## softmax_4
module softmax_4 (
    input wire clk,
    input wire reset,
    input wire start,
    input wire [15:0] in0, in1, in2, in3,     
    output reg [7:0] out0, out1, out2, out3, 
    output reg done
);
==> flow/config.mk <==
export PLATFORM = sky130hd
export DESIGN_NAME = softmax_4
export DESIGN_NICKNAME = softmax_4
export VERILOG_FILES = /design/flow/design.v
export SDC_FILE = /design/flow/constraint.sdc
export NUM_CORES = 4
export LEC_CHECK = 0
export ABC_AREA = 1
export CAP_MARGIN = 25
export CELL_PAD_IN_SITES_GLOBAL_PLACEMENT = 1
export CORE_ASPECT_RATIO = 1.99
export CORE_MARGIN = 8
export CORE_UTILIZATION = 28
export GPL_TIMING_DRIVEN = 0
export MAX_ROUTING_LAYER = met4
export MIN_ROUTING_LAYER = met2
export PLACE_DENSITY_LB_ADDON = 0.24
export SLEW_MARGIN = 5
export TNS_END_PERCENT = 60
==> flow/constraint.sdc <==
create_clock -name core_clock -period 97.2 [get_ports {clk}]
set_input_delay 19.4400 -clock core_clock [delete_from_list [all_inputs] [get_ports {clk}]]
set_output_delay 19.4400 -clock core_clock [all_outputs]
set_load 0.01 [all_outputs]
run.sh (not shown) runs the stock make flow with config.mk's settings and CLKGATE_MAP_FILE=.
The first run completed with no timing, DRC or antenna violations.
Then changed:
==> flow/config.mk (replaced) <==
export PLATFORM = sky130hd
export DESIGN_NAME = softmax_4
export DESIGN_NICKNAME = softmax_4
export VERILOG_FILES = /design/flow/design.v
export SDC_FILE = /design/flow/constraint.sdc
export NUM_CORES = 4
export LEC_CHECK = 0
export CAP_MARGIN = 20
export CORE_MARGIN = 2
export CORE_UTILIZATION = 57
export SLEW_MARGIN = 20
==> flow/constraint.sdc (replaced) <==
create_clock -name core_clock -period 48.8 [get_ports {clk}]
set_input_delay 9.7600 -clock core_clock [delete_from_list [all_inputs] [get_ports {clk}]]
set_output_delay 9.7600 -clock core_clock [all_outputs]
set_load 0.01 [all_outputs]
With this change the flow completed, yet does not pass: negative setup slack.
Cell area increases by 26%.
Die size decreases by 53%.
Maximum frequency increases by about 45%.
Worst setup slack gets worse by 24000 ps.
Via count decreases by about 15%.
Worst hold slack gets better by 49 ps.
Critical path depth decreases by 200.
Clock-buffer cell count decreases by 11.
Sequential cell count does not change.
Global-route usage increases by 10 points.
Then changed:
--- a/flow/config.mk
+++ b/flow/config.mk
@@ -8,4 +8,4 @@
 export CAP_MARGIN = 20
 export CORE_MARGIN = 2
-export CORE_UTILIZATION = 57
+export CORE_UTILIZATION = 52
 export SLEW_MARGIN = 20
==> flow/constraint.sdc (replaced) <==
create_clock -name core_clock -period 55.4 [get_ports {clk}]
set_input_delay 11.0800 -clock core_clock [delete_from_list [all_inputs] [get_ports {clk}]]
set_output_delay 11.0800 -clock core_clock [all_outputs]
set_load 0.01 [all_outputs]
=>
- This time the run finished clean
- worst setup slack gets better by 6600 ps
- critical path depth is higher by 10
- synthesized cell count stays the same
- register-to-register slack improved by 6600 ps
- design area is lower by roughly a tenth
- area after synthesis does not change
- final cell count falls by a little under a tenth
- die size went up by roughly a tenth
Then changed:
--- a/flow/config.mk
+++ b/flow/config.mk
@@ -6,6 +6,9 @@
 export NUM_CORES = 4
 export LEC_CHECK = 0
-export CAP_MARGIN = 20
+export ABC_AREA = 1
+export CAP_MARGIN = 15
 export CORE_MARGIN = 2
-export CORE_UTILIZATION = 52
+export CORE_UTILIZATION = 72
+export CTS_CLUSTER_DIAMETER = 303
+export CTS_CLUSTER_SIZE = 99
 export SLEW_MARGIN = 20
Now the flow stopped in 5_1_grt.
Area after synthesis rose by about 1.8%.
Die size shrinks by about 26%.
Synthesized cell count came out higher by about 18%.
Then changed:
==> flow/config.mk (replaced) <==
export PLATFORM = sky130hd
export DESIGN_NAME = softmax_4
export DESIGN_NICKNAME = softmax_4
export VERILOG_FILES = /design/flow/design.v
export SDC_FILE = /design/flow/constraint.sdc
export NUM_CORES = 4
export LEC_CHECK = 0
export CAP_MARGIN = 20
export CORE_MARGIN = 2
export CORE_UTILIZATION = 40
export SLEW_MARGIN = 20
==> flow/constraint.sdc (replaced) <==
create_clock -name core_clock -period 60.0 [get_ports {clk}]
set_input_delay 12.0000 -clock core_clock [delete_from_list [all_inputs] [get_ports {clk}]]
set_output_delay 12.0000 -clock core_clock [all_outputs]
set_load 0.01 [all_outputs]
Now the flow produced a clean layout. Die area climbs by 76%. Synthesized area goes down by 1.8%. Synthesized cell count falls by 15%.
Then changed:
--- a/flow/config.mk
+++ b/flow/config.mk
@@ -9,3 +9,7 @@
 export CORE_MARGIN = 2
 export CORE_UTILIZATION = 40
-export SLEW_MARGIN = 20
+export CTS_CLUSTER_DIAMETER = 223
+export CTS_CLUSTER_SIZE = 98
+export PLACE_DENSITY_LB_ADDON = 0.06
+export SLEW_MARGIN = 40
+export TNS_END_PERCENT = 20
The new run finished with timing, DRC and antenna clean. Final area rose by a few percent. Global-route usage rose by 3.3 points. Utilization grows by 1.4 points. Sequential share of layout area is about the same. Final cell count goes up by a few percent. Register-to-register slack degrades by 110 ps. Setup slack gets worse by 110 ps.
